==> trial 56: inputs <==
==> flow/design.v <==
`timescale 1ns / 1ps
module fir_filter
#(
    parameter NUM_ELEMENTS = 7
)
(
    input clk,
    input rst,
    input [ 7 : 0 ] weight_data,
    input [ 2 : 0 ] weight_idx,
    input weight_valid,
    output weight_ready,
    input [ 7 : 0 ] input_data,
    input input_valid,
    output input_ready,
    output [ 15 : 0 ] output_data,
    input output_ready,
    output output_valid
);
    assign weight_ready = 1;
    assign input_ready = 1;
    assign output_valid = 1;
    reg [7:0] weights [NUM_ELEMENTS-1:0];
    reg [7:0] values [NUM_ELEMENTS-1:0];
    integer i;
    always@(posedge clk)begin
        if (rst)begin
            for (i = 0; i< NUM_ELEMENTS; i = i+1)
                weights[i] = 0;
        end else if (weight_valid)
            weights[weight_idx] = weight_data;
        for (i = NUM_ELEMENTS-1; i> 0; i=i-1)begin
            values[i] <= rst?0:values[i-1];
        end
        values[0] <= rst?0:input_data;
    end
    wire [15:0] intermediate_sums [NUM_ELEMENTS-1:0];
    assign output_data = intermediate_sums[NUM_ELEMENTS-1];  
    generate
        genvar j;
        for (j = 0; j<NUM_ELEMENTS; j=j+1)begin:summation
            assign intermediate_sums[j] = (j?intermediate_sums[j-1]:0) + values[j]*weights[j];
        end
    endgenerate
endmodule
==> flow/run.sh <==
#!/bin/bash
# the make line also repeats each setting of config.mk as NAME=value (left out here)
make -C /OpenROAD-flow-scripts/flow DESIGN_CONFIG=/design/flow/config.mk WORK_HOME=/design/flow/orfs CLKGATE_MAP_FILE= finish
==> flow/config.mk <==
export PLATFORM = sky130hd
export DESIGN_NAME = fir_filter
export DESIGN_NICKNAME = fir_filter
export VERILOG_FILES = /design/flow/design.v
export SDC_FILE = /design/flow/constraint.sdc
export NUM_CORES = 4
export LEC_CHECK = 0
export ABC_AREA = 1
export CAP_MARGIN = 20
export CORE_MARGIN = 2
export CORE_UTILIZATION = 72
export CTS_CLUSTER_DIAMETER = 400
export CTS_CLUSTER_SIZE = 100
export SLEW_MARGIN = 20
==> flow/constraint.sdc <==
create_clock -name core_clock -period 7.34 [get_ports {clk}]
set_input_delay 1.4680 -clock core_clock [delete_from_list [all_inputs] [get_ports {clk}]]
set_output_delay 1.4680 -clock core_clock [all_outputs]
set_load 0.01 [all_outputs]
==> inputs of build 41, as changes to trial 56 <==
--- a/flow/config.mk
+++ b/flow/config.mk
@@ -8,7 +8,10 @@
 export ABC_AREA = 1
 export CAP_MARGIN = 20
+export CORE_ASPECT_RATIO = 1.06
 export CORE_MARGIN = 2
-export CORE_UTILIZATION = 72
-export CTS_CLUSTER_DIAMETER = 400
+export CORE_UTILIZATION = 40
+export CTS_CLUSTER_DIAMETER = 393
 export CTS_CLUSTER_SIZE = 100
+export SETUP_SLACK_MARGIN = 3.89
 export SLEW_MARGIN = 20
+export TNS_END_PERCENT = 5
==> flow/constraint.sdc (replaced) <==
create_clock -name core_clock -period 13.0 [get_ports {clk}]
set_input_delay 2.6000 -clock core_clock [delete_from_list [all_inputs] [get_ports {clk}]]
set_output_delay 2.6000 -clock core_clock [all_outputs]
set_load 0.01 [all_outputs]
==> results <==
quantity                                                            trial 56                 build 41
Hold Path Origin                                                values[5][2]             values[3][7]
Max Clock Skew                                                   0.009820 ns               0.01028 ns
Routability congestion estimate                                       0.9130                   0.8772
Cycle use final                                                        1.181                   0.7478
Sequential cell area share                                            0.1207                   0.1292
# placed instances                                                      2880                     2985
Net load switching power                                            2.090 mW                0.9555 mW
Finished Core Util                                                    0.8405                   0.4379
Result of the run                                   finished with violations  complete, no violations
Layout check failures                                   negative setup slack                        -
Standard-cell row count                                                   60                       84
Least setup slack across all paths after layout                    -1.326 ns                 3.278 ns
Arrival time of data at the critical path endpoint                   7.20 ns                  7.12 ns
Clk pwr share                                                          0.115                    0.145

* * *

==> inputs of build 62 <==
RTL: the design.v shown in full above, as it stands there.
==> flow/config.mk <==
export PLATFORM = sky130hd
export DESIGN_NAME = fir_filter
export DESIGN_NICKNAME = fir_filter
export VERILOG_FILES = /design/flow/design.v
export SDC_FILE = /design/flow/constraint.sdc
export NUM_CORES = 4
export LEC_CHECK = 0
export CAP_MARGIN = 20
export CORE_MARGIN = 2
export CORE_UTILIZATION = 72
export CTS_CLUSTER_DIAMETER = 40
export MAX_ROUTING_LAYER = met4
export SETUP_SLACK_MARGIN = -0.49
export SLEW_MARGIN = 20
==> flow/constraint.sdc <==
create_clock -name core_clock -period 8.1 [get_ports {clk}]
set_input_delay 1.6200 -clock core_clock [delete_from_list [all_inputs] [get_ports {clk}]]
set_output_delay 1.6200 -clock core_clock [all_outputs]
set_load 0.01 [all_outputs]
run.sh (not shown) runs the stock make flow with config.mk's settings and CLKGATE_MAP_FILE=.
==> build 32: changes against build 62 <==
==> flow/config.mk (replaced) <==
export PLATFORM = sky130hd
export DESIGN_NAME = fir_filter
export DESIGN_NICKNAME = fir_filter
export VERILOG_FILES = /design/flow/design.v
export SDC_FILE = /design/flow/constraint.sdc
export NUM_CORES = 4
export LEC_CHECK = 0
export ABC_AREA = 1
export CAP_MARGIN = 30
export CORE_MARGIN = 2
export CORE_UTILIZATION = 72
export CTS_CLUSTER_DIAMETER = 31
export PLACE_DENSITY = 0.35
export SLEW_MARGIN = 20
==> flow/constraint.sdc (replaced) <==
create_clock -name core_clock -period 7.58 [get_ports {clk}]
set_input_delay 1.5160 -clock core_clock [delete_from_list [all_inputs] [get_ports {clk}]]
set_output_delay 1.5160 -clock core_clock [all_outputs]
set_load 0.01 [all_outputs]
==> trial 13: changes against build 62 <==
--- a/flow/config.mk
+++ b/flow/config.mk
@@ -6,9 +6,9 @@
 export NUM_CORES = 4
 export LEC_CHECK = 0
+export ABC_AREA = 1
 export CAP_MARGIN = 20
 export CORE_MARGIN = 2
 export CORE_UTILIZATION = 72
-export CTS_CLUSTER_DIAMETER = 40
-export MAX_ROUTING_LAYER = met4
-export SETUP_SLACK_MARGIN = -0.49
+export CTS_CLUSTER_DIAMETER = 400
+export CTS_CLUSTER_SIZE = 98
 export SLEW_MARGIN = 20
==> flow/constraint.sdc (replaced) <==
create_clock -name core_clock -period 8.78 [get_ports {clk}]
set_input_delay 1.7560 -clock core_clock [delete_from_list [all_inputs] [get_ports {clk}]]
set_output_delay 1.7560 -clock core_clock [all_outputs]
set_load 0.01 [all_outputs]
==> Changelog: implementation <==
### Physical design

* Status: finished with violations
* Layout check failures: setup timing
* Die W at 170 µm
* And+or+nand+nor area frac at 12.9%
* Fin worst setup slack at -1.16 ns
* Final #Nets at between 3,000 and 4,000
* Layout Utilization at 85.3%
* DR WL met2 at 25,200 µm
* Worst vdd ir at 0.000387 V
* Pint at ~2.5 mW
* Final Setup Violations at 13
* Compound Share, Synth at 1.24%
Source of the figures above: build 32

==> Changelog: implementation <==
### Physical design

* Layout check failures: setup timing
* Fin worst setup slack at -1.32 ns
* Final #Nets at 2,708
* Status: finished with violations
* Final Setup Violations at 12
* And+or+nand+nor area frac at between 10% and 20%
* DR WL met2 at between 20,000 and 25,000 µm
* Yosys xor share at 1.45%
* Compound Share, Synth at 1.04%
* Die W at 165 µm
* Worst vdd ir at 0.000945 V
Source of the figures above: build 62

==> Changelog: implementation <==
### Physical design

* Final #Nets at approximately 3,200
* Final Setup Violations at 10
* DR WL met2 at 25,900 µm
* Worst vdd ir at 0.000315 V
* Pint at approximately 2.2 mW
* Fin worst setup slack at -0.347 ns
* Layout Utilization at 84.1%
* Compound Share, Synth at 1.24%
* And+or+nand+nor area frac at 12.9%
* Status: finished with violations
* Die W at 170 µm
* Layout check failures: setup timing
Source of the figures above: trial 13

Power and IR drop assume default switching activity.
